==> v10 <==
==> flow/design.v (excerpt) <==
module microP(
    input clk,
    input reset,
    output [7:0] imem_addr,
    input [16:0] imem_data,
    output [7:0] dmem_addr,
    output [7:0] dmem_wdata,
    output dmem_we,
    input [7:0] dmem_rdata,
    input [7:0] data_in,
    output out_we,
    output [7:0] data_out_col,
    output [7:0] data_out_addr
    );
reg [7:0] PC;
wire [7:0] PC_1 = PC + 8'd1;
assign imem_addr = PC;
reg [16:0] IR;
reg [7:0] PC_1_d;
wire RW_d, PS_d, MW_d, MA_d, MB_d, CS_d, OW_d, IE_d;
wire [2:0] DA_d, AA_d, BA_d, SH_d;
wire [1:0] MD_d, BS_d;
wire [3:0] FS_d;
instruction_decoder DEC(
    .instruction(IR),
    .RW(RW_d), .DA(DA_d), .MD(MD_d), .BS(BS_d), .PS(PS_d), .MW(MW_d),
    .FS(FS_d), .MA(MA_d), .MB(MB_d), .AA(AA_d), .BA(BA_d), .CS(CS_d),
    .SH(SH_d), .output_write_enable(OW_d), .input_enable(IE_d)
    );
wire [7:0] a_data, b_data, reg_d;
wire RW_w;
wire [2:0] DA_w;
register REGFILE(
    .clk(clk), .addr_a(AA_d), .addr_b(BA_d), .addr_d(DA_w),
    .data_in(reg_d), .wr_en(RW_w), .data_a(a_data), .data_b(b_data)
    );
wire [7:0] const_out, bus_a_d, bus_b_d;
constant_unit CONST(.IM(IR[5:0]), .CS(CS_d), .CU_out(const_out));
mux_a MUXA(.PC(PC_1_d), .a_data(a_data), .A(bus_a_d), .MA(MA_d));
mux_b MUXB(.MB(MB_d), .constantunit_out(const_out), .register_b(b_data), .mux_b_out(bus_b_d));
reg RW_e, PS_e, MW_e, OW_e, IE_e;
reg [2:0] DA_e, SH_e;
reg [1:0] MD_e, BS_e;
reg [3:0] FS_e;
reg [7:0] BUS_A, BUS_B, PC_2;
wire DHS;
datahazard HAZ(.AA(AA_d), .BA(BA_d), .DA(DA_e), .RW(RW_e), .MA(MA_d), .MB(MB_d), .DHS(DHS));
wire [7:0] F, Y;
wire C, N, V, Z;
alu ALU(.A(BUS_A), .B(BUS_B), .FS(FS_e), .sh(SH_e), .F(F), .C(C), .N(N), .V(V), .Z(Z), .Y(Y));
wire [7:0] BrA;
  ...
clock: 5.0 ns
lec_check: 0
cap_margin: 20
cell_pad_in_sites_global_placement: 2
core_aspect_ratio: 1.4
core_margin: 8
core_utilization: 53
cts_cluster_diameter: 376
cts_cluster_size: 30
hold_slack_margin: -0.06
place_density: 0.37
setup_slack_margin: -0.46
slew_margin: 0
tns_end_percent: 60
run.sh (not shown) runs the stock make flow with config.mk's settings and CLKGATE_MAP_FILE=.
==> v14 (differences from v10) <==
CELL_PAD_IN_SITES_DETAIL_PLACEMENT = 2   (was not set)
CELL_PAD_IN_SITES_GLOBAL_PLACEMENT = not set   (was 2)
CORE_ASPECT_RATIO = not set   (was 1.4)
CORE_MARGIN = 2   (was 8)
CORE_UTILIZATION = 40   (was 53)
CTS_CLUSTER_DIAMETER = not set   (was 376)
CTS_CLUSTER_SIZE = not set   (was 30)
HOLD_SLACK_MARGIN = not set   (was -0.06)
MAX_ROUTING_LAYER = met4   (was not set)
PLACE_DENSITY = 0.6   (was 0.37)
SETUP_SLACK_MARGIN = not set   (was -0.46)
SLEW_MARGIN = 20   (was 0)
TNS_END_PERCENT = not set   (was 60)
==> v5 (differences from v10) <==
CELL_PAD_IN_SITES_GLOBAL_PLACEMENT = not set   (was 2)
CORE_ASPECT_RATIO = not set   (was 1.4)
CORE_MARGIN = 2   (was 8)
CORE_UTILIZATION = 66   (was 53)
CTS_CLUSTER_DIAMETER = not set   (was 376)
CTS_CLUSTER_SIZE = not set   (was 30)
HOLD_SLACK_MARGIN = not set   (was -0.06)
PLACE_DENSITY = not set   (was 0.37)
SETUP_SLACK_MARGIN = not set   (was -0.46)
SLEW_MARGIN = 20   (was 0)
TNS_END_PERCENT = not set   (was 60)
==> flow/constraint.sdc (replaced) <==
create_clock -name core_clock -period 3.63 [get_ports {clk}]
set_input_delay 0.7260 -clock core_clock [delete_from_list [all_inputs] [get_ports {clk}]]
set_output_delay 0.7260 -clock core_clock [all_outputs]
set_load 0.01 [all_outputs]
==> qor summary <==
quantity                                                               v14                        v5                   v10
Met3 Usage GRT                                                       4.66%                     12.8%                 4.95%
Switching Fraction                                                   37.3%                     36.8%                 34.5%
Capturing point of the worst reg2reg path             REGFILE.memblk[6][0]      REGFILE.memblk[7][2]  REGFILE.memblk[4][0]
CP Depth                                                                 4                         7                     3
Fraction of area in registers                                        37.7%                     35.7%                 37.9%
Run status                                        timing/DRC/antenna clean  finished with violations  timing/DRC/antenna clean
Layout check failures                                                    -      negative setup slack                     -
Comb. cell area                                                   4700 um2                  4910 um2              4700 um2
HPWL after detailed placement                                     26400 um                  22000 um              21500 um
Worst slew margin                                                    37.9%                     39.1%                 39.2%
Worst-case register-to-register setup slack                         280 ps                   -220 ps                540 ps
Post-layout instance area                                        11500 um2                 12200 um2             11400 um2
Post-layout instance count excluding filler cells                     1374                      1321                  1296
Power dissipated in combinational cells                         0.000921 W                 0.00157 W            0.000854 W
Pin count of the biggest net entering global routing                    37                        34                    34
First-pass detailed-route iteration total                                5                         9                     5
Setup repair after global routing missed its margin                  false                      true                 false
Power and IR drop assume default switching activity.
